==> run a <==
// CS
module CS(clk, reset, X, Y);
	input clk, reset; 
	input [7:0] X;
	output [9:0] Y;
	reg [9:0] X1,X2, X3, X4, X5, X6, X7, X8, X9;
	wire[9:0] avg_w;
	reg [9:0] avg;
	reg [9:0] appr;
	wire[9:0] Y_keep_w;
	reg [9:0] Y;
	reg [12:0] avg_dividend;
	reg [12:0] Y_dividend;
	reg [12:0] total_num;
	reg [9:0] least;
	wire [12:0] avg_dis = 13'd9;
	wire [12:0] Y_dis = 13'd8;
	always @(negedge clk) begin
		if(reset) begin
			X1 <= 0; X2 <= 0; X3 <= 0; X4 <= 0; X5 <= 0; X6 <= 0; X7 <= 0; X8 <= 0; X9 <= 0;
			avg_dividend <= 0;
			total_num <= 0;
		end  
		else begin 
			if (total_num < 9)
				total_num <= total_num + 1;
			X1 <= X2;
			X2 <= X3;
			X3 <= X4;
			X4 <= X5;
			X5 <= X6;
			X6 <= X7;
			X7 <= X8;
			X8 <= X9;
			X9 <= X;
			avg_dividend <= X2+X3+X4+X5+X6+X7+X8+X9+X; 	
		end  
	end  
	calc c1(avg_dividend, avg_dis, avg_w);
	always @(*) begin
		avg = avg_w;
		appr = X1;
		least = 1000;
		if( (avg >= X1) && (avg - X1) < least) begin
			appr = X1;
			least = avg - X1;
		end
		if(avg >= X2 && (avg - X2) < least) begin
			appr = X2;
			least = avg - X2;
		end
		if(avg >= X3 && (avg - X3) < least) begin
			appr = X3;
			least = avg - X3;
		end
		if(avg >= X4 && (avg - X4) < least) begin
			appr = X4;
			least = avg - X4;
		end
		if(avg >= X5 && (avg - X5) < least) begin
			appr = X5;
			least = avg - X5;
		end
		if(avg >= X6 && (avg - X6) < least) begin
			appr = X6;
			least = avg - X6;
		end
		if(avg >= X7 && (avg - X7) < least) begin
			appr = X7;
			least = avg - X7;
		end
		if(avg >= X8 && (avg - X8) < least) begin
			appr = X8;
			least = avg - X8;
		end
		if(avg >= X9 && (avg - X9) < least) begin
			appr = X9;
			least = avg - X9;
		end
		Y_dividend = avg_dividend + avg_dis*appr;
	end  
	calc c2(Y_dividend, Y_dis, Y_keep_w);	
	always @(posedge clk) begin
		if (total_num >= 9)
			Y <= Y_keep_w;
	end 
endmodule
clock: 32.7 ns
lec_check: 0
abc_area: 1
cap_margin: 20
cell_pad_in_sites_global_placement: 0
core_margin: 2
core_utilization: 71
cts_cluster_diameter: 190
cts_cluster_size: 66
gpl_routability_driven: 0
max_routing_layer: met4
setup_slack_margin: 5.0
slew_margin: 20
tns_end_percent: 60
run.sh (not shown) runs the stock make flow with config.mk's settings and CLKGATE_MAP_FILE=.
==> run b: changes against run a <==
ABC_AREA = not set   (was 1)
CELL_PAD_IN_SITES_GLOBAL_PLACEMENT = not set   (was 0)
CORE_UTILIZATION = 15   (was 71)
CTS_CLUSTER_DIAMETER = not set   (was 190)
CTS_CLUSTER_SIZE = not set   (was 66)
GPL_ROUTABILITY_DRIVEN = not set   (was 0)
MAX_ROUTING_LAYER = not set   (was met4)
SETUP_SLACK_MARGIN = not set   (was 5.0)
TNS_END_PERCENT = not set   (was 60)
==> flow/constraint.sdc (replaced) <==
create_clock -name core_clock -period 86.2 [get_ports {clk}]
set_input_delay 17.2400 -clock core_clock [delete_from_list [all_inputs] [get_ports {clk}]]
set_output_delay 17.2400 -clock core_clock [all_outputs]
set_load 0.01 [all_outputs]
==> run c: changes against run a <==
ABC_AREA = not set   (was 1)
CORE_UTILIZATION = 72   (was 71)
CTS_CLUSTER_DIAMETER = not set   (was 190)
HOLD_SLACK_MARGIN = -0.09   (was not set)
PLACE_DENSITY_LB_ADDON = 0.04   (was not set)
SETUP_SLACK_MARGIN = 3.6   (was 5.0)
==> flow/constraint.sdc (replaced) <==
create_clock -name core_clock -period 63.8 [get_ports {clk}]
set_input_delay 12.7600 -clock core_clock [delete_from_list [all_inputs] [get_ports {clk}]]
set_output_delay 12.7600 -clock core_clock [all_outputs]
set_load 0.01 [all_outputs]
==> flow_summary.ini <==
; generated from flow reports
[status]
haltStage = clock tree synthesis (4_1_cts)
status = did not finish
error = [ERROR DPL-0038] Utilization greater than 100%, impossible to legalize

[logic_synthesis]
synthAoiAreaFrac_pct = 14.0
synth_cells = 2329
synthMuxAreaShare_pct = 0
ys_types = 64
the above is filed under run a

==> flow_summary.ini <==
; flow metrics
[logic_synthesis]
synthMuxAreaShare_pct = 4.77
synth_cells = 1987
synthAoiAreaFrac_pct = 24.9

[status]
status = timing/DRC/antenna clean

[floorplan]
die_y_um = 329
the above is filed under run b

==> flow_summary.ini <==
; generated from flow reports
[status]
status = did not finish
error = [ERROR GRT-0232] Routing congestion too high. Check the congestion heatmap in the GUI.
haltStage = global routing (5_1_grt)

[logic_synthesis]
synthMuxAreaShare_pct = 4.77
synth_cells = 1987
the above is filed under run c

